==> run M: inputs <==
==> flow/design.v <==
module PPU (
    input clk,
    input rst,
    input i_en,
    input [32-1:0] data_in,
    input [11:0] scaling_factor,
    output logic[6:0] data_out,
    output logic valid,
    output logic [31:0] data_in_out
);
logic [32 - 1:0] relu_out;
logic [32:0] data_shift;
logic [7:0] data_quant;
logic [8:0] data_temp;
always @(*) begin
    relu_out = (data_in[32 - 1])? 32'd0 : data_in;
    /*verilator lint_off WIDTHEXPAND*/
    /*verilator lint_off WIDTHTRUNC*/
    data_shift = ({relu_out, 1'b0} / scaling_factor);
    /*verilator lint_on WIDTHTRUNC*/
    /*verilator lint_on WIDTHEXPAND*/
    data_temp = (data_shift > 127)? 254 : data_shift[8:0] + {8'b0, data_shift[0]};
end
always @(posedge clk) begin
    if(rst) begin
        valid <= 1'd0;
        data_out <= 7'd0;
        data_in_out <= 32'd0;
    end
    else begin
        valid <= i_en;
        data_out <= (i_en)? data_temp[7:1] : 7'd0;
        data_in_out <= data_in;
    end
end
endmodule
==> flow/run.sh <==
#!/bin/bash
# the make line also repeats each setting of config.mk as NAME=value (left out here)
make -C /OpenROAD-flow-scripts/flow DESIGN_CONFIG=/design/flow/config.mk WORK_HOME=/design/flow/orfs CLKGATE_MAP_FILE= finish
==> flow/config.mk <==
export PLATFORM = sky130hd
export DESIGN_NAME = PPU
export DESIGN_NICKNAME = PPU
export VERILOG_FILES = /design/flow/design.v
export SDC_FILE = /design/flow/constraint.sdc
export NUM_CORES = 4
export LEC_CHECK = 0
export CAP_MARGIN = 20
export CORE_ASPECT_RATIO = 1.15
export CORE_MARGIN = 2
export CORE_UTILIZATION = 40
export CTS_CLUSTER_DIAMETER = 279
export CTS_CLUSTER_SIZE = 10
export HOLD_SLACK_MARGIN = 0.14
export MAX_ROUTING_LAYER = met4
export MIN_ROUTING_LAYER = met1
export PLACE_DENSITY = 0.79
export SETUP_SLACK_MARGIN = 5.0
export SLEW_MARGIN = 25
export TNS_END_PERCENT = 65
==> flow/constraint.sdc <==
create_clock -name core_clock -period 205.0 [get_ports {clk}]
set_input_delay 41.0000 -clock core_clock [delete_from_list [all_inputs] [get_ports {clk}]]
set_output_delay 41.0000 -clock core_clock [all_outputs]
set_load 0.01 [all_outputs]
==> inputs of run K, as changes to run M <==
==> flow/config.mk (replaced) <==
export PLATFORM = sky130hd
export DESIGN_NAME = PPU
export DESIGN_NICKNAME = PPU
export VERILOG_FILES = /design/flow/design.v
export SDC_FILE = /design/flow/constraint.sdc
export NUM_CORES = 4
export LEC_CHECK = 0
export CAP_MARGIN = 20
export CORE_MARGIN = 2
export CORE_UTILIZATION = 69
export SLEW_MARGIN = 20
==> flow/constraint.sdc (replaced) <==
create_clock -name core_clock -period 115.0 [get_ports {clk}]
set_input_delay 23.0000 -clock core_clock [delete_from_list [all_inputs] [get_ports {clk}]]
set_output_delay 23.0000 -clock core_clock [all_outputs]
set_load 0.01 [all_outputs]
==> results <==
	run K	run M
Pre-CTS setup slack	-3.821 ns	61.80 ns
Number of cells on the critical path	451	439
Met1 Use GR	51.82%	27.06%
First DRT Iteration DRCs	3432	1840
Tapcell Cnt	448	776
Sum of buffers and inverters on the critical path	24	20
Critical Path Fanout Max	30	34
Final critical-path setup slack	3.293 ns	60.29 ns
Number of global-route vias before repair	27070	24540
Run status	no timing/DRC/antenna violations	no timing/DRC/antenna violations
Pin count of the biggest net entering global routing	34	35
Starting density of the core	70.47%	40.53%
Post-layout instance count excluding filler cells	4021	4178
Horizontal die dimension	189.5 µm	231.2 µm
Multi-input logic cell count	3156	3155
Crit path to	data_out[1]	data_out[0]
DPL Wire Length	61490 µm	58370 µm
Non-clock buffer area fraction after layout	8.658%	4.285%
Worst path required time	115.24 ns	205.23 ns
Detail-routed net length per standard cell	20.91 µm	17.42 µm
Count of plain and timing-repair buffers in the layout	286	117
Chip Area	0.03592 mm²	0.06134 mm²

==> inputs of run a <==
// PPU: RTL as listed in full above, without the edits since
make LEC_CHECK=0 CAP_MARGIN=20 CORE_MARGIN=2 CORE_UTILIZATION=40 CTS_CLUSTER_DIAMETER=279 CTS_CLUSTER_SIZE=10 PLACE_DENSITY=0.79 SLEW_MARGIN=30 finish   # period 205.0 ns
run.sh (not shown) runs the stock make flow with config.mk's settings and CLKGATE_MAP_FILE=.
==> run b: changes against run a <==
==> flow/config.mk (replaced) <==
export PLATFORM = sky130hd
export DESIGN_NAME = PPU
export DESIGN_NICKNAME = PPU
export VERILOG_FILES = /design/flow/design.v
export SDC_FILE = /design/flow/constraint.sdc
export NUM_CORES = 4
export LEC_CHECK = 0
export CAP_MARGIN = 20
export CORE_MARGIN = 2
export CORE_UTILIZATION = 68
export CTS_CLUSTER_SIZE = 50
export HOLD_SLACK_MARGIN = -0.09
export SLEW_MARGIN = 20
export TNS_END_PERCENT = 5
==> flow/constraint.sdc (replaced) <==
create_clock -name core_clock -period 103.0 [get_ports {clk}]
set_input_delay 20.6000 -clock core_clock [delete_from_list [all_inputs] [get_ports {clk}]]
set_output_delay 20.6000 -clock core_clock [all_outputs]
set_load 0.01 [all_outputs]
==> run c: changes against run a <==
==> flow/config.mk (replaced) <==
export PLATFORM = sky130hd
export DESIGN_NAME = PPU
export DESIGN_NICKNAME = PPU
export VERILOG_FILES = /design/flow/design.v
export SDC_FILE = /design/flow/constraint.sdc
export NUM_CORES = 4
export LEC_CHECK = 0
export CAP_MARGIN = 20
export CORE_MARGIN = 2
export CORE_UTILIZATION = 65
export CTS_CLUSTER_DIAMETER = 30
export MAX_ROUTING_LAYER = met4
export SLEW_MARGIN = 20
export TNS_END_PERCENT = 5
==> flow/constraint.sdc (replaced) <==
create_clock -name core_clock -period 98.5 [get_ports {clk}]
set_input_delay 19.7000 -clock core_clock [delete_from_list [all_inputs] [get_ports {clk}]]
set_output_delay 19.7000 -clock core_clock [all_outputs]
set_load 0.01 [all_outputs]
==> run d: changes against run a <==
==> flow/config.mk (replaced) <==
export PLATFORM = sky130hd
export DESIGN_NAME = PPU
export DESIGN_NICKNAME = PPU
export VERILOG_FILES = /design/flow/design.v
export SDC_FILE = /design/flow/constraint.sdc
export NUM_CORES = 4
export LEC_CHECK = 0
export CAP_MARGIN = 20
export CELL_PAD_IN_SITES_GLOBAL_PLACEMENT = 2
export CORE_MARGIN = 2
export CORE_UTILIZATION = 40
export CTS_CLUSTER_DIAMETER = 78
export CTS_CLUSTER_SIZE = 21
export GPL_TIMING_DRIVEN = 0
export PLACE_DENSITY = 0.95
export SETUP_SLACK_MARGIN = 1.19
export SLEW_MARGIN = 20
==> flow/constraint.sdc (replaced) <==
create_clock -name core_clock -period 120.0 [get_ports {clk}]
set_input_delay 24.0000 -clock core_clock [delete_from_list [all_inputs] [get_ports {clk}]]
set_output_delay 24.0000 -clock core_clock [all_outputs]
set_load 0.01 [all_outputs]
==> qor summary <==
Antenna diode count: run b -; run a 0; run c -; run d 2
Final cell count without fillers: run b -; run a 4174; run c -; run d 4392
Largest area class, layout: run b -; run a multi-input combinational cells; run c -; run d multi-input combinational cells
Die height: run b 191 um; run a 248 um; run c 195 um; run d 248 um
Tool warnings: run b -; run a 28; run c -; run d 28
Number of placed instances with taps included: run b 4095; run a 4167; run c 4214; run d 4227
Critical setup path kind: run b -; run a in2reg; run c -; run d in2reg
Result of the run: run b stopped before the end; run a finished clean; run c stopped before the end; run d finished clean
Stage where the flow stopped: run b 5_1_grt; run a -; run c 5_1_grt; run d -
Max-Slew Margin vs Limit: run b -; run a 27.0%; run c -; run d 28.0%
Kind of launch point of the worst setup path: run b -; run a input pin; run c -; run d input pin
DRC violation count after routing: run b -; run a 0; run c -; run d 0
HPWL after detailed placement: run b 64.7 mm; run a 56.3 mm; run c 66.6 mm; run d 62.6 mm
Buffer and inverter count on the worst path: run b -; run a 21; run c -; run d 63
Met3 layer wire length in the routed design: run b -; run a 4.22 mm; run c -; run d 2.82 mm
Die W: run b 191 um; run a 248 um; run c 195 um; run d 248 um
Number of flip-flops and latches: run b -; run a 40; run c -; run d 40
Core Rows: run b 68; run a 89; run c 70; run d 89
Fraction of area in registers: run b -; run a 3.13%; run c -; run d 2.75%
Drt initial violations: run b -; run a 1929; run c -; run d 1517
Worst hold slack across all endpoints: run b -; run a 41220 ps; run c -; run d 24290 ps
Setup slack at placement: run b -5320 ps; run a 60880 ps; run c -4230 ps; run d -16490 ps
Resized Gates After CTS: run b 87; run a 0; run c 150; run d 243
Setup tns final: run b -; run a 0 ps; run c -; run d 0 ps
Slew at the pin closest to its max-slew limit: run b -; run a 1090 ps; run c -; run d 1070 ps
Critical path endpoint category: run b -; run a register; run c -; run d register

==> inputs of harbor <==
// PPU: RTL as listed in full above, without the edits since
Settings: LEC_CHECK=0, CAP_MARGIN=20, CORE_MARGIN=2, CORE_UTILIZATION=58, SLEW_MARGIN=20; clock period 100.0 ns.
==> sierra: changes against harbor <==
Settings changed: CORE_UTILIZATION 58 to 68, CTS_CLUSTER_SIZE set to 32, HOLD_SLACK_MARGIN set to -0.09, TNS_END_PERCENT set to 5.
==> flow/constraint.sdc (replaced) <==
create_clock -name core_clock -period 103.0 [get_ports {clk}]
set_input_delay 20.6000 -clock core_clock [delete_from_list [all_inputs] [get_ports {clk}]]
set_output_delay 20.6000 -clock core_clock [all_outputs]
set_load 0.01 [all_outputs]
==> tundra: changes against harbor <==
Settings changed: CELL_PAD_IN_SITES_GLOBAL_PLACEMENT set to 2, CORE_ASPECT_RATIO set to 0.5, CORE_UTILIZATION 58 to 40, CTS_CLUSTER_DIAMETER set to 377, CTS_CLUSTER_SIZE set to 100, GPL_TIMING_DRIVEN set to 0, SETUP_SLACK_MARGIN set to 1.19.
==> flow/constraint.sdc (replaced) <==
create_clock -name core_clock -period 120.0 [get_ports {clk}]
set_input_delay 24.0000 -clock core_clock [delete_from_list [all_inputs] [get_ports {clk}]]
set_output_delay 24.0000 -clock core_clock [all_outputs]
set_load 0.01 [all_outputs]
==> onyx: changes against harbor <==
Settings changed: ABC_AREA set to 1, CORE_UTILIZATION 58 to 72, CTS_CLUSTER_SIZE set to 15, MAX_ROUTING_LAYER set to met4, PLACE_DENSITY_LB_ADDON set to 0.08, TNS_END_PERCENT set to 5.
==> flow/constraint.sdc (replaced) <==
create_clock -name core_clock -period 70.9 [get_ports {clk}]
set_input_delay 14.1800 -clock core_clock [delete_from_list [all_inputs] [get_ports {clk}]]
set_output_delay 14.1800 -clock core_clock [all_outputs]
set_load 0.01 [all_outputs]
==> comparison <==
- sierra never finished: it broke off in 5_1_grt (GRT-0232). onyx died in 3_5_place_dp. tundra went through all stages and came out clean. harbor ran to the end with violations: negative setup slack.
- Between tundra and harbor, the lower wire length is in tundra (gap 20%, measured against harbor).
- In area after synthesis, sierra and harbor do not differ.
- Between harbor and tundra, the lower design area is in tundra (gap about 13%, measured against tundra).
- Of tundra and harbor, tundra has the higher critical path depth (gap 42).
- Between tundra and harbor, the lower final cell count is in tundra (gap 3.2%, measured against harbor).
- Of tundra and harbor, harbor has the higher first-iteration DRC count (gap about 55%, measured against harbor).
- Against harbor, the clock-buffer cell count of tundra is higher by 1.
- Hold slack: tundra is higher than harbor (4.4 ns).
- Against harbor, the setup slack of tundra is better by 7.7 ns.

==> yarrow: inputs <==
// PPU: RTL as listed in full above, without the edits since
export LEC_CHECK = 0
export CAP_MARGIN = 20
export CORE_MARGIN = 2
export CORE_UTILIZATION = 63
export HOLD_SLACK_MARGIN = -0.08
export MAX_ROUTING_LAYER = met4
export SLEW_MARGIN = 20
create_clock -name core_clock -period 100.0 [get_ports {clk}]
==> inputs of raven, as changes to yarrow <==
==> flow/config.mk (replaced) <==
export PLATFORM = sky130hd
export DESIGN_NAME = PPU
export DESIGN_NICKNAME = PPU
export VERILOG_FILES = /design/flow/design.v
export SDC_FILE = /design/flow/constraint.sdc
export NUM_CORES = 4
export LEC_CHECK = 0
export ABC_AREA = 0
export CAP_MARGIN = 40
export CORE_MARGIN = 2
export CORE_UTILIZATION = 72
export GPL_ROUTABILITY_DRIVEN = 1
export MAX_ROUTING_LAYER = met4
export MIN_ROUTING_LAYER = met1
export PLACE_DENSITY = 0.65
export SLEW_MARGIN = 40
==> flow/constraint.sdc (replaced) <==
create_clock -name core_clock -period 110.0 [get_ports {clk}]
set_input_delay 22.0000 -clock core_clock [delete_from_list [all_inputs] [get_ports {clk}]]
set_output_delay 22.0000 -clock core_clock [all_outputs]
set_load 0.01 [all_outputs]
==> inputs of ember, as changes to yarrow <==
--- a/flow/config.mk
+++ b/flow/config.mk
@@ -7,7 +7,11 @@
 export LEC_CHECK = 0
 export CAP_MARGIN = 20
+export CELL_PAD_IN_SITES_GLOBAL_PLACEMENT = 0
 export CORE_MARGIN = 2
-export CORE_UTILIZATION = 63
-export HOLD_SLACK_MARGIN = -0.08
-export MAX_ROUTING_LAYER = met4
+export CORE_UTILIZATION = 40
+export CTS_CLUSTER_DIAMETER = 377
+export CTS_CLUSTER_SIZE = 21
+export GPL_TIMING_DRIVEN = 0
+export SETUP_SLACK_MARGIN = 1.19
 export SLEW_MARGIN = 20
+export TNS_END_PERCENT = 15
==> flow/constraint.sdc (replaced) <==
create_clock -name core_clock -period 120.0 [get_ports {clk}]
set_input_delay 24.0000 -clock core_clock [delete_from_list [all_inputs] [get_ports {clk}]]
set_output_delay 24.0000 -clock core_clock [all_outputs]
set_load 0.01 [all_outputs]
==> flow_metrics.tcl <==
# collected from the flow reports
set metrics [dict create \
    post_cts_buffers 289 \
    track_usage 0.761 \
    tool.error "[ERROR GRT-0232] Routing congestion too high. Check the congestion heatmap in the GUI." \
    htreeDepth 2 \
    cts_resized 163 \
    initCoreUtil 0.635 \
    preCtsSetupSlack_ns -4.45 \
    met3_usage 0.604 \
    run_status "stopped before the end" \
    globalRouteMet1Util 0.763 \
    overflow 6 \
    die_w_um 198 \
    stop_stage "global routing (5_1_grt)" \
    place_area_um2 27900 \
    grt.met2_usage 0.912 \
    dp_hpwl_um 65200 \
    gp_congestion 1.05 \
]
[end of results for yarrow]
==> flow_metrics.tcl <==
# place-and-route summary
set metrics [dict create \
    run_status "finished clean" \
    initCoreUtil 0.403 \
    die_w_um 248 \
    post_cts_buffers 31 \
    gp_congestion 0.896 \
    crit_top_cell "o21a_1" \
    overflow 0 \
    dp_hpwl_um 61300 \
    track_usage 0.240 \
    preCtsSetupSlack_ns -15.84 \
    htreeDepth 2 \
    hp-class "input pin to register" \
    globalRouteMet1Util 0.328 \
    place_area_um2 25800 \
]
[end of results for ember]
==> flow_metrics.tcl <==
# collected from the flow reports
set metrics [dict create \
    run_status "stopped before the end" \
    stop_stage "global routing (5_1_grt)" \
    tool.error "[ERROR GRT-0232] Routing congestion too high. Check the congestion heatmap in the GUI." \
    met3_usage 0.562 \
    globalRouteMet1Util 0.749 \
    cts_resized 52 \
    track_usage 0.733 \
    dp_hpwl_um 61100 \
    die_w_um 186 \
    htreeDepth 2 \
    initCoreUtil 0.730 \
    grt.met2_usage 0.903 \
]
[end of results for raven]

==> trial 44 <==
Starts from the design.v that is shown in full above.
clock: 70.9 ns
lec_check: 0
abc_area: 1
cap_margin: 20
core_margin: 2
core_utilization: 68
cts_cluster_size: 15
max_routing_layer: met4
slew_margin: 20
==> build 58 (differences from trial 44) <==
==> flow/config.mk (replaced) <==
export PLATFORM = sky130hd
export DESIGN_NAME = PPU
export DESIGN_NICKNAME = PPU
export VERILOG_FILES = /design/flow/design.v
export SDC_FILE = /design/flow/constraint.sdc
export NUM_CORES = 4
export LEC_CHECK = 0
export CAP_MARGIN = 20
export CORE_MARGIN = 2
export CORE_UTILIZATION = 68
export SLEW_MARGIN = 5
==> flow/constraint.sdc (replaced) <==
create_clock -name core_clock -period 120.0 [get_ports {clk}]
set_input_delay 24.0000 -clock core_clock [delete_from_list [all_inputs] [get_ports {clk}]]
set_output_delay 24.0000 -clock core_clock [all_outputs]
set_load 0.01 [all_outputs]
==> trial 42 (differences from trial 44) <==
==> flow/config.mk (replaced) <==
export PLATFORM = sky130hd
export DESIGN_NAME = PPU
export DESIGN_NICKNAME = PPU
export VERILOG_FILES = /design/flow/design.v
export SDC_FILE = /design/flow/constraint.sdc
export NUM_CORES = 4
export LEC_CHECK = 0
export CAP_MARGIN = 20
export CELL_PAD_IN_SITES_GLOBAL_PLACEMENT = 2
export CORE_MARGIN = 2
export CORE_UTILIZATION = 40
export CTS_CLUSTER_DIAMETER = 377
export CTS_CLUSTER_SIZE = 21
export SETUP_SLACK_MARGIN = 1.19
export SLEW_MARGIN = 20
==> flow/constraint.sdc (replaced) <==
create_clock -name core_clock -period 120.0 [get_ports {clk}]
set_input_delay 24.0000 -clock core_clock [delete_from_list [all_inputs] [get_ports {clk}]]
set_output_delay 24.0000 -clock core_clock [all_outputs]
set_load 0.01 [all_outputs]
==> results <==
Result of the run: trial 44 stopped before the end; build 58 finished clean; trial 42 finished clean
Last stage reached: trial 44 3_5_place_dp; build 58 -; trial 42 -
Total GRT Usage: trial 44 -; build 58 40.7%; trial 42 27.8%
Number of resized instances in the post-cts repair step: trial 44 -; build 58 16; trial 42 17
Antenna Cells: trial 44 -; build 58 0; trial 42 1
Routed met2 length: trial 44 -; build 58 36200 um; trial 42 41100 um
Post-CTS setup buffers: trial 44 -; build 58 0; trial 42 0
Met1 global-route usage: trial 44 -; build 58 49.2%; trial 42 37.5%
Number of tap instances: trial 44 -; build 58 455; trial 42 773
Sum of net half-perimeters after detailed placement: trial 44 -; build 58 61200 um; trial 42 70200 um
WL/cell: trial 44 -; build 58 20.0 um; trial 42 20.5 um
Adder share: trial 44 14.8%; build 58 17.5%; trial 42 17.5%
Classification of the worst-slack hold path: trial 44 -; build 58 input port to flip-flop; trial 42 input port to flip-flop
Remaining max-slew budget at the tightest pin: trial 44 -; build 58 31.3%; trial 42 30.3%
Area share, top type: trial 44 14.8%; build 58 17.4%; trial 42 17.4%
Top Metal Used: trial 44 -; build 58 met4; trial 42 met5
Buffering stage count on the worst path with inverters included: trial 44 -; build 58 27; trial 42 31
